==> inputs of run Z <==
## upsample_csc
module upsample_csc (
    input  logic        clk,
    input  logic        resetn,
    input  logic        start,
    output logic        done,
    input  logic [15:0] sram_read_data,
    output logic [15:0] sram_write_data,
    output logic [17:0] sram_address,
    output logic        sram_we_n
);
==> flow/config.mk <==
export PLATFORM = sky130hd
export DESIGN_NAME = upsample_csc
export DESIGN_NICKNAME = upsample_csc
export VERILOG_FILES = /design/flow/design.v
export SDC_FILE = /design/flow/constraint.sdc
export NUM_CORES = 4
export LEC_CHECK = 0
export CAP_MARGIN = 20
export CORE_MARGIN = 2
export CORE_UTILIZATION = 72
export CTS_CLUSTER_SIZE = 34
export PLACE_DENSITY = 0.65
export SETUP_SLACK_MARGIN = -0.47
export SLEW_MARGIN = 20
==> flow/constraint.sdc <==
create_clock -name core_clock -period 5.92 [get_ports {clk}]
set_input_delay 1.1840 -clock core_clock [delete_from_list [all_inputs] [get_ports {clk}]]
set_output_delay 1.1840 -clock core_clock [all_outputs]
set_load 0.01 [all_outputs]
run.sh (not shown) runs the stock make flow with config.mk's settings and CLKGATE_MAP_FILE=.
==> run M: changes against run Z <==
--- a/flow/config.mk
+++ b/flow/config.mk
@@ -7,8 +7,7 @@
 export LEC_CHECK = 0
 export CAP_MARGIN = 20
 export CORE_MARGIN = 2
-export CORE_UTILIZATION = 72
-export CTS_CLUSTER_SIZE = 34
-export PLACE_DENSITY = 0.65
-export SETUP_SLACK_MARGIN = -0.47
+export CORE_UTILIZATION = 58
+export PLACE_DENSITY = 0.6
+export SETUP_SLACK_MARGIN = -0.44
 export SLEW_MARGIN = 20
==> flow/constraint.sdc (replaced) <==
create_clock -name core_clock -period 7.61 [get_ports {clk}]
set_input_delay 1.5220 -clock core_clock [delete_from_list [all_inputs] [get_ports {clk}]]
set_output_delay 1.5220 -clock core_clock [all_outputs]
set_load 0.01 [all_outputs]
==> run B: changes against run Z <==
--- a/flow/config.mk
+++ b/flow/config.mk
@@ -8,7 +8,6 @@
 export CAP_MARGIN = 20
 export CORE_MARGIN = 2
 export CORE_UTILIZATION = 72
-export CTS_CLUSTER_SIZE = 34
 export PLACE_DENSITY = 0.65
 export SETUP_SLACK_MARGIN = -0.47
 export SLEW_MARGIN = 20
==> flow/constraint.sdc (replaced) <==
create_clock -name core_clock -period 5.93 [get_ports {clk}]
set_input_delay 1.1860 -clock core_clock [delete_from_list [all_inputs] [get_ports {clk}]]
set_output_delay 1.1860 -clock core_clock [all_outputs]
set_load 0.01 [all_outputs]
==> comparison table <==
Cell resize tally after clock tree synthesis: run Z 254; run B 265; run M 247
Status: run Z aborted with a tool error; run B aborted with a tool error; run M failed layout checks
Stage where the flow stopped: run Z global routing; run B global routing; run M -
Violated checks: run Z -; run B -; run M negative setup slack
Std-Cell Rows: run Z 93; run B 93; run M 104
Standard cell area after detailed placement: run Z 0.0572 mm^2; run B 0.0570 mm^2; run M 0.0554 mm^2
RePlAce Congestion: run Z 0.991; run B 0.981; run M 0.947
Num CTS Buffers: run Z 41; run B 42; run M 42
Post-detailed-placement half-perimeter wirelength: run Z 130,000 um; run B 128,000 um; run M 117,000 um
Number of instances in the placed design: run Z 7,052; run B 7,044; run M 7,080
Vert. Die Dim: run Z 260 um; run B 260 um; run M 290 um
Setup fix buffers added after clock tree synthesis: run Z 65; run B 58; run M 59
X dimension of the die: run Z 260 um; run B 260 um; run M 290 um
Core box area: run Z 0.0647 mm^2; run B 0.0647 mm^2; run M 0.0807 mm^2
Fp util: run Z 73.1%; run B 73.1%; run M 58.7%

==> 05-04 <==
upsample_csc again, from the RTL that the note above started with.
clock: 7.23 ns
lec_check: 0
abc_area: 1
cap_margin: 5
cell_pad_in_sites_detail_placement: 0
cell_pad_in_sites_global_placement: 0
core_margin: 2
core_utilization: 72
cts_cluster_diameter: 355
cts_cluster_size: 35
hold_slack_margin: -0.09
min_routing_layer: met1
place_density: 0.64
setup_slack_margin: -0.63
slew_margin: 5
==> inputs of 09-11, as changes to 05-04 <==
==> flow/config.mk (replaced) <==
export PLATFORM = sky130hd
export DESIGN_NAME = upsample_csc
export DESIGN_NICKNAME = upsample_csc
export VERILOG_FILES = /design/flow/design.v
export SDC_FILE = /design/flow/constraint.sdc
export NUM_CORES = 4
export LEC_CHECK = 0
export ABC_AREA = 1
export CAP_MARGIN = 20
export CORE_MARGIN = 2
export CORE_UTILIZATION = 72
export CTS_CLUSTER_SIZE = 99
export PLACE_DENSITY = 0.43
export SLEW_MARGIN = 20
==> flow/constraint.sdc (replaced) <==
create_clock -name core_clock -period 9.18 [get_ports {clk}]
set_input_delay 1.8360 -clock core_clock [delete_from_list [all_inputs] [get_ports {clk}]]
set_output_delay 1.8360 -clock core_clock [all_outputs]
set_load 0.01 [all_outputs]
==> inputs of 12-24, as changes to 05-04 <==
==> flow/config.mk (replaced) <==
export PLATFORM = sky130hd
export DESIGN_NAME = upsample_csc
export DESIGN_NICKNAME = upsample_csc
export VERILOG_FILES = /design/flow/design.v
export SDC_FILE = /design/flow/constraint.sdc
export NUM_CORES = 4
export LEC_CHECK = 0
export CAP_MARGIN = 20
export CORE_MARGIN = 2
export CORE_UTILIZATION = 40
export PLACE_DENSITY = 0.6
export SLEW_MARGIN = 20
==> flow/constraint.sdc (replaced) <==
create_clock -name core_clock -period 10.7 [get_ports {clk}]
set_input_delay 2.1400 -clock core_clock [delete_from_list [all_inputs] [get_ports {clk}]]
set_output_delay 2.1400 -clock core_clock [all_outputs]
set_load 0.01 [all_outputs]
==> inputs of 07-26, as changes to 05-04 <==
==> flow/config.mk (replaced) <==
export PLATFORM = sky130hd
export DESIGN_NAME = upsample_csc
export DESIGN_NICKNAME = upsample_csc
export VERILOG_FILES = /design/flow/design.v
export SDC_FILE = /design/flow/constraint.sdc
export NUM_CORES = 4
export LEC_CHECK = 0
export CAP_MARGIN = 20
export CORE_MARGIN = 2
export CORE_UTILIZATION = 72
export PLACE_DENSITY = 0.35
export SETUP_SLACK_MARGIN = 1.54
export SLEW_MARGIN = 20
==> flow/constraint.sdc (replaced) <==
create_clock -name core_clock -period 11.0 [get_ports {clk}]
set_input_delay 2.2000 -clock core_clock [delete_from_list [all_inputs] [get_ports {clk}]]
set_output_delay 2.2000 -clock core_clock [all_outputs]
set_load 0.01 [all_outputs]
==> comparison table <==
| metric | 05-04 | 07-26 | 09-11 | 12-24 |
|---|---|---|---|---|
| Status | did not finish | complete, no violations | did not finish | complete, no violations |
| Stage where the flow stopped | global routing (5_1_grt) | - | global routing (5_1_grt) | - |
| DRC | - | 0 | - | 0 |
| Critical Path End | - | M1_unit.mult_op_6[30]$_DFFE_PN0P_ | - | M1_unit.mult_op_6[30]$_DFFE_PN0P_ |
| Resize count post-CTS | 309 | 100 | 243 | 38 |
| Final period util | - | 96.9% | - | 96.6% |
| Element type at the critical path end | - | flop | - | flop |
| Yosys-reported design area after synthesis | 0.0477 mm^2 | 0.0473 mm^2 | 0.0477 mm^2 | 0.0473 mm^2 |
| Buffers and inverters on the worst path | - | 7 | - | 5 |
| Antenna-violating nets left | - | 0 | - | 0 |
| Count of flip-flops and latches | - | 343 | - | 343 |
| Met2 layer wire length in the routed design | - | 64.8 mm | - | 61.1 mm |
| Die Span Y | 261 um | 260 um | 261 um | 348 um |
| Init Core Util | 72.6% | 73.1% | 72.6% | 40.2% |
| CP max FO | - | 6 | - | 5 |
| Aggregate routed wire length | - | 139 mm | - | 129 mm |
| Clock buffer count | - | 48 | - | 59 |
| Number of nets at floorplan | 7293 | 6567 | 7293 | 6567 |
| Instance area at placement | 0.0552 mm^2 | 0.0490 mm^2 | 0.0523 mm^2 | 0.0514 mm^2 |
| Placeable core area | 0.0656 mm^2 | 0.0647 mm^2 | 0.0656 mm^2 | 0.118 mm^2 |
| Post-synthesis share of cell area spent on and, or, nand and nor gates | 16.3% | 12.7% | 16.3% | 12.7% |
| Via count | - | 40200 | - | 37700 |
| Total negative setup slack | - | 0 ns | - | 0 ns |

==> branch onyx <==
upsample_csc again, from the RTL that the note above started with.
==> flow/config.mk <==
export PLATFORM = sky130hd
export DESIGN_NAME = upsample_csc
export DESIGN_NICKNAME = upsample_csc
export VERILOG_FILES = /design/flow/design.v
export SDC_FILE = /design/flow/constraint.sdc
export NUM_CORES = 4
export LEC_CHECK = 0
export CAP_MARGIN = 20
export CORE_MARGIN = 2
export CORE_UTILIZATION = 40
export PLACE_DENSITY = 0.6
export SETUP_SLACK_MARGIN = 0.65
export SLEW_MARGIN = 20
==> flow/constraint.sdc <==
create_clock -name core_clock -period 10.7 [get_ports {clk}]
set_input_delay 2.1400 -clock core_clock [delete_from_list [all_inputs] [get_ports {clk}]]
set_output_delay 2.1400 -clock core_clock [all_outputs]
set_load 0.01 [all_outputs]
==> branch xenon (differences from branch onyx) <==
--- a/flow/config.mk
+++ b/flow/config.mk
@@ -8,6 +8,7 @@
 export CAP_MARGIN = 20
+export CELL_PAD_IN_SITES_DETAIL_PLACEMENT = 1
+export CELL_PAD_IN_SITES_GLOBAL_PLACEMENT = 3
 export CORE_MARGIN = 2
 export CORE_UTILIZATION = 40
-export PLACE_DENSITY = 0.6
-export SETUP_SLACK_MARGIN = 0.65
+export HOLD_SLACK_MARGIN = 0.23
 export SLEW_MARGIN = 20
==> flow/constraint.sdc (replaced) <==
create_clock -name core_clock -period 11.0 [get_ports {clk}]
set_input_delay 2.2000 -clock core_clock [delete_from_list [all_inputs] [get_ports {clk}]]
set_output_delay 2.2000 -clock core_clock [all_outputs]
set_load 0.01 [all_outputs]
==> branch maple (differences from branch onyx) <==
--- a/flow/config.mk
+++ b/flow/config.mk
@@ -9,5 +9,4 @@
 export CORE_MARGIN = 2
-export CORE_UTILIZATION = 40
+export CORE_UTILIZATION = 44
 export PLACE_DENSITY = 0.6
-export SETUP_SLACK_MARGIN = 0.65
 export SLEW_MARGIN = 20
==> qor summary <==
                                                             branch onyx          branch maple           branch xenon
RR Startpoint                                      M1_unit.mult_op_1[13]  M1_unit.mult_op_2[3]  M1_unit.mult_op_1[13]
Met1 GRT Util                                                      30.0%                 32.8%                  37.7%
Post-cts sizing count                                                117                    25                     44
Post-Place Setup Slack                                         -0.349 ns             -0.654 ns              -0.786 ns
Critical path fanouts, max                                             5                     3                      5
Largest net degree at the start of global routing                    122                   118                    168
Finished layout cell area                                      53600 µm²             53300 µm²              54600 µm²
CORE AREA                                                     118000 µm²            107000 µm²             118000 µm²
Final non-filler cell total                                         7026                  6947                   7194
Number of cells on the critical path                                  47                    51                     50
Num CTS Buffers                                                       44                    42                     48
Result of the run                                         finished clean        finished clean         finished clean
Routed wl met3                                                   5300 µm               5090 µm                3930 µm
Tally of filler cells in the layout                                11371                 10162                  13641
Total wirelength of the detailed-routed design                 129000 µm             130000 µm              155000 µm

==> v21 <==
Starting RTL as in the previous note.
clock: 13.2 ns
lec_check: 0
abc_area: 1
cap_margin: 5
cell_pad_in_sites_detail_placement: 1
cell_pad_in_sites_global_placement: 2
core_margin: 7
core_utilization: 18
cts_cluster_diameter: 55
gpl_routability_driven: 0
max_routing_layer: met4
min_routing_layer: met2
place_density: 0.64
setup_slack_margin: 2.06
slew_margin: 40
==> v37: changes against v21 <==
Settings changed: CELL_PAD_IN_SITES_DETAIL_PLACEMENT 1 to 0, CELL_PAD_IN_SITES_GLOBAL_PLACEMENT 2 to 0, CORE_MARGIN 7 to 2, CORE_UTILIZATION 18 to 64, GPL_ROUTABILITY_DRIVEN 0 to not set, MIN_ROUTING_LAYER met2 to met1, PLACE_DENSITY 0.64 to not set, PLACE_DENSITY_LB_ADDON set to 0.2, SLEW_MARGIN 40 to 0.
==> flow/constraint.sdc (replaced) <==
create_clock -name core_clock -period 9.06 [get_ports {clk}]
set_input_delay 1.8120 -clock core_clock [delete_from_list [all_inputs] [get_ports {clk}]]
set_output_delay 1.8120 -clock core_clock [all_outputs]
set_load 0.01 [all_outputs]
==> v17: changes against v21 <==
Settings changed: CELL_PAD_IN_SITES_DETAIL_PLACEMENT 1 to 0, CELL_PAD_IN_SITES_GLOBAL_PLACEMENT 2 to 0, CORE_MARGIN 7 to 2, CORE_UTILIZATION 18 to 60, GPL_ROUTABILITY_DRIVEN 0 to not set, MIN_ROUTING_LAYER met2 to met1, SLEW_MARGIN 40 to 0.
==> flow/constraint.sdc (replaced) <==
create_clock -name core_clock -period 10.6 [get_ports {clk}]
set_input_delay 2.1200 -clock core_clock [delete_from_list [all_inputs] [get_ports {clk}]]
set_output_delay 2.1200 -clock core_clock [all_outputs]
set_load 0.01 [all_outputs]
==> v38: changes against v21 <==
Settings changed: CELL_PAD_IN_SITES_DETAIL_PLACEMENT 1 to 0, CELL_PAD_IN_SITES_GLOBAL_PLACEMENT 2 to 0, CORE_UTILIZATION 18 to 72, GPL_ROUTABILITY_DRIVEN 0 to not set, MAX_ROUTING_LAYER met4 to not set, MIN_ROUTING_LAYER met2 to met1, PLACE_DENSITY 0.64 to not set, PLACE_DENSITY_LB_ADDON set to 0.2, SETUP_SLACK_MARGIN 2.06 to -0.68.
==> flow/constraint.sdc (replaced) <==
create_clock -name core_clock -period 9.06 [get_ports {clk}]
set_input_delay 1.8120 -clock core_clock [delete_from_list [all_inputs] [get_ports {clk}]]
set_output_delay 1.8120 -clock core_clock [all_outputs]
set_load 0.01 [all_outputs]
==> notes <==
v17 produced a clean layout. v38 finished but failed the layout checks on negative setup slack. v37 ended with an error in global routing on ODB-0269. v21 finished clean. Clock-buffer cell count: v21 is higher than v38 (28). Utilization: v38 > v17 > v21. Of v38 and v21, v38 has the higher routed wire length (gap 0.73%, measured against v21). The highest first-iteration DRC count belongs to v21, the lowest to v17. Against v21, the sequential share of layout area of v17 is lower by 0.39 points. In v38 the die size is lower than in v21, by 74%.
==> figures <==
item                                                              v21                          v38                     v37                          v17
Clock tree from TritonCTS                                         yes                          yes                       -                          yes
FFs & Latches                                                     343                          343                       -                          343
Count of cells along the worst hold path                            2                            2                       -                            2
Reg2Reg Setup Slack                                           2750 ps                     -1520 ps                       -                       780 ps
Source of the worst hold timing path      M1_unit.M1_done$_DFFE_PN0P_  M1_unit.M1_done$_DFFE_PN0P_                       -  M1_unit.M1_done$_DFFE_PN0P_
Result of the run                                      finished clean     finished with violations  stopped before the end               finished clean
Failing step                                                        -                            -          global routing                            -
Reasons for failing layout checks                                   -         negative setup slack                       -                            -
Routed Antenna Nets                                                 0                            0                       -                            0
Overall die height                                             529 um                       271 um                  277 um                       286 um
Clock slew at reported path FFs                                 60 ps                        60 ps                       -                        60 ps
Placeable core area                                        0.263 mm^2                  0.0656 mm^2             0.0741 mm^2                  0.0789 mm^2
Logic area                                                0.0336 mm^2                  0.0351 mm^2                       -                  0.0363 mm^2
Layout fillers                                                 31,700                        3,326                       -                        6,126

==> job 5473: inputs <==
Starting RTL as in the previous note.
export LEC_CHECK = 0
export ABC_AREA = 1
export CAP_MARGIN = 5
export CELL_PAD_IN_SITES_DETAIL_PLACEMENT = 0
export CELL_PAD_IN_SITES_GLOBAL_PLACEMENT = 0
export CORE_MARGIN = 7
export CORE_UTILIZATION = 57
export CTS_CLUSTER_DIAMETER = 55
export MIN_ROUTING_LAYER = met1
export PLACE_DENSITY_LB_ADDON = 0.2
export SETUP_SLACK_MARGIN = 2.06
export SLEW_MARGIN = 0
create_clock -name core_clock -period 9.06 [get_ports {clk}]
==> job 8646 (differences from job 5473) <==
ABC_AREA = unset   (was 1)
CAP_MARGIN = 20   (was 5)
CELL_PAD_IN_SITES_DETAIL_PLACEMENT = unset   (was 0)
CELL_PAD_IN_SITES_GLOBAL_PLACEMENT = unset   (was 0)
CORE_MARGIN = 2   (was 7)
CTS_CLUSTER_DIAMETER = unset   (was 55)
CTS_CLUSTER_SIZE = 99   (was unset)
MIN_ROUTING_LAYER = unset   (was met1)
PLACE_DENSITY = 0.6   (was unset)
PLACE_DENSITY_LB_ADDON = unset   (was 0.2)
SETUP_SLACK_MARGIN = unset   (was 2.06)
SLEW_MARGIN = 20   (was 0)
==> flow/constraint.sdc (replaced) <==
create_clock -name core_clock -period 5.5 [get_ports {clk}]
set_input_delay 1.1000 -clock core_clock [delete_from_list [all_inputs] [get_ports {clk}]]
set_output_delay 1.1000 -clock core_clock [all_outputs]
set_load 0.01 [all_outputs]
==> job 2512 (differences from job 5473) <==
ABC_AREA = unset   (was 1)
CAP_MARGIN = 20   (was 5)
CELL_PAD_IN_SITES_DETAIL_PLACEMENT = unset   (was 0)
CELL_PAD_IN_SITES_GLOBAL_PLACEMENT = unset   (was 0)
CORE_MARGIN = 2   (was 7)
CORE_UTILIZATION = 32   (was 57)
CTS_CLUSTER_DIAMETER = unset   (was 55)
MIN_ROUTING_LAYER = unset   (was met1)
PLACE_DENSITY = 0.6   (was unset)
PLACE_DENSITY_LB_ADDON = unset   (was 0.2)
SETUP_SLACK_MARGIN = unset   (was 2.06)
SLEW_MARGIN = 20   (was 0)
==> flow/constraint.sdc (replaced) <==
create_clock -name core_clock -period 12.7 [get_ports {clk}]
set_input_delay 2.5400 -clock core_clock [delete_from_list [all_inputs] [get_ports {clk}]]
set_output_delay 2.5400 -clock core_clock [all_outputs]
set_load 0.01 [all_outputs]
==> out/README.md <==
| Step | Quantity | Reported |
|:---|:---|:---|
| outcome | Result of the run | finished with violations |
| outcome | Violated checks | negative setup slack |
| timing | Worst slew margin | 15.6% |
| global routing | Total Routing Usage GR | 29.7% |
| timing | Final setup violation count | 17 |
| layout | Final Cell Area | 58,000 sq um |
| global routing | Global routing usage on met2 | 52.6% |
| layout | Non-filler instance count after layout | 7,643 |
| timing | Final setup slack of the worst path | -229 ps |
| global routing | Largest net degree at the start of global routing | 120 |
That was job 5473.
==> out/README.md <==
| Step | Quantity | Reported |
|:---|:---|:---|
| outcome | Result of the run | no timing/DRC/antenna violations |
| global routing | Global routing usage on met2 | 27.8% |
| timing | Final setup violation count | 0 |
| timing | Worst slew margin | 25.0% |
| global routing | Total Routing Usage GR | 16.8% |
| timing | Final setup slack of the worst path | 837 ps |
That was job 2512.
==> out/README.md <==
| Step | Quantity | Reported |
|:---|:---|:---|
| clocking | TritonCTS clock tree | done |
| global routing | Global routing usage on met2 | 54.8% |
| timing | Final setup slack of the worst path | -4710 ps |
| layout | Final Cell Area | 64,200 sq um |
| timing | Worst slew margin | 31.7% |
| layout | Layout clock buffer count | 53 |
| outcome | Result of the run | finished with violations |
| outcome | Violated checks | negative setup slack |
| global routing | Total Routing Usage GR | 34.0% |
| timing | Final setup violation count | 107 |
| global routing | Largest net degree at the start of global routing | 128 |
| layout | Non-filler instance count after layout | 7,468 |
That was job 8646.
